==> flow/design.v <==
module decode(
	clk		,
	rst_n		,
	data_in	,
	data_out	
	);
	input clk;
	input rst_n;
	input [1:0] data_in;	 
	output reg data_out;
	wire [1:0] dis_00,dis_01,dis_10,dis_11;
	wire [31:0] add_1,add_2,add_3,add_4,add_5,add_6,add_7,add_8;
	reg [9:0]	path_s0,path_s1,path_s2,path_s3;   
	reg [31:0]	dis_s0,dis_s1,dis_s2,dis_s3;
	reg [19:0]count_clear;
	assign dis_00=data_in[1]+data_in[0];
	assign dis_01=data_in[1]+(data_in[0]^1'b1);
	assign dis_10=(data_in[1]^1'b1)+data_in[0];
	assign dis_11=(data_in[1]^1'b1)+(data_in[0]^1'b1);
	always @(posedge clk or negedge rst_n)
		if (rst_n==1'b0)
			count_clear<=20'b0;
		else if (count_clear>=20'd50000)
			count_clear<=20'b0;
		else
			count_clear<=count_clear+1'b1;
	assign add_1=dis_00+dis_s0;  
	assign add_2=dis_11+dis_s2;
	always @(posedge clk or negedge rst_n)
	begin
		if (rst_n==1'b0) 
			begin
				path_s0=10'b0;
				dis_s0=32'b0;
			end
		else if (count_clear==20'd50000)
			begin
				path_s0=10'b0;
				dis_s0=32'b0;
			end
		else if (add_1<=add_2)
			begin
				path_s0<={path_s0[8:0],1'b0};
				dis_s0<=add_1;
			end
		else 
			begin
				path_s0<={path_s2[8:0],1'b0};
				dis_s0<=add_2;
			end
	end
	assign add_3=dis_11+dis_s0;
	assign add_4=dis_00+dis_s2;
	always @(posedge clk or negedge rst_n)
	begin
		if (rst_n==1'b0) 
			begin
				path_s1=10'b0;
				dis_s1=32'b0;
			end
		else if (count_clear==20'd50000)
			begin
				path_s1=10'b0;
				dis_s1=32'b0;
			end
		else if (add_3<=add_4)
			begin
				path_s1<={path_s0[8:0],1'b1};
				dis_s1<=add_3;
			end
		else 
			begin
				path_s1<={path_s2[8:0],1'b1};
				dis_s1<=add_4;
			end
	end
	assign add_5=dis_01+dis_s1;
	assign add_6=dis_10+dis_s3;
	always @(posedge clk or negedge rst_n)
	begin
		if (rst_n==1'b0)
			begin
				path_s2=10'b0;
				dis_s2=32'b0;
			end
		else if (count_clear==20'd50000)
			begin
				path_s2=10'b0;
				dis_s2=32'b0;
			end
		else if (add_5<=add_6)
			begin
				path_s2<={path_s1[8:0],1'b0};
				dis_s2<=add_5;
			end
		else 
			begin
				path_s2<={path_s3[8:0],1'b0};
				dis_s2<=add_6;
			end
	end
	assign add_7=dis_10+dis_s1;
	assign add_8=dis_01+dis_s3;
	always @(posedge clk or negedge rst_n)
	begin
		if (rst_n==1'b0)
			begin
				path_s3=10'b0;
				dis_s3=32'b0;
			end
		else if (count_clear==20'd50000)
			begin
				path_s3=10'b0;
				dis_s3=32'b0;
			end
		else if (add_7<add_8)
			begin
				path_s3<={path_s1[8:0],1'b1};
				dis_s3<=add_7;
			end
		else 
			begin
				path_s3<={path_s3[8:0],1'b1};
				dis_s3<=add_8;
			end
	end
	always @(*)
	begin
		if ((dis_s0<=dis_s1)&&(dis_s0<=dis_s2)&&(dis_s0<=dis_s3))
			data_out<=path_s0[9];
		else if ((dis_s1<=dis_s0)&&(dis_s1<=dis_s2)&&(dis_s1<=dis_s3))
			data_out<=path_s1[9];
		else if ((dis_s2<=dis_s0)&&(dis_s2<=dis_s1)&&(dis_s2<=dis_s3))
			data_out<=path_s2[9];
		else  data_out<=path_s3[9];
	end
endmodule
make LEC_CHECK=0 CAP_MARGIN=20 CORE_MARGIN=2 CORE_UTILIZATION=65 CTS_CLUSTER_SIZE=50 HOLD_SLACK_MARGIN=0.29 PLACE_DENSITY=0.6 SETUP_SLACK_MARGIN=1.11 SLEW_MARGIN=20 finish   # period 4.33 ns
run.sh (not shown) runs the stock make flow with config.mk's settings and CLKGATE_MAP_FILE=.
The starting point aborted during global routing.
Next try:
- CORE_UTILIZATION: 65 -> 72
- CTS_CLUSTER_SIZE: 50 -> default
- HOLD_SLACK_MARGIN: 0.29 -> default
- PLACE_DENSITY: 0.6 -> 0.4
- SETUP_SLACK_MARGIN: 1.11 -> default
- TNS_END_PERCENT: default -> 10
- clock period: 4.33 -> 4.57 ns (I/O delays scaled with it)
=>
- The new run died in global routing
- synthesized cell count does not change
- die area fell by roughly a tenth
- area after synthesis does not change
Next try:
- CORE_UTILIZATION: 72 -> 61
- PLACE_DENSITY: 0.4 -> 0.6
- SETUP_SLACK_MARGIN: default -> 1.11
- TNS_END_PERCENT: 10 -> default
- clock period: 4.57 -> 4.33 ns (I/O delays scaled with it)
The new run aborted during global routing.
Die size climbs by about 18%.
Synthesized area is unchanged.
Synthesized cell count is unchanged.
Next try:
- CORE_UTILIZATION: 61 -> 68
- SETUP_SLACK_MARGIN: 1.11 -> default
- clock period: 4.33 -> 8.18 ns (I/O delays scaled with it)
=> Now the flow completed with no timing, DRC or antenna violations; synthesized area does not change; synthesized cell count is unchanged; die area went down by roughly a tenth.
Next try:
- CORE_UTILIZATION: 68 -> 40
- clock period: 8.18 -> 6.0 ns (I/O delays scaled with it)
After rerunning:
- global-route usage came out lower by 15 points
- routed wire length came out higher by 6.6%
- cell count came out higher by 15%
- via count came out lower by 1.7%
- first-iteration DRC count came out lower by 31%
- setup slack loses 0.23 ns
Next try:
- ABC_AREA: default -> 0
- CORE_UTILIZATION: 40 -> 72
- HOLD_SLACK_MARGIN: default -> -0.08
- PLACE_DENSITY: 0.6 -> 0.67
- SETUP_SLACK_MARGIN: default -> 0.98
Effect: The changed run ran to the end with no violations. Final area increases by 5.6%. Worst hold slack gets better by 0.0087 ns. Setup slack is better by 0.59 ns.
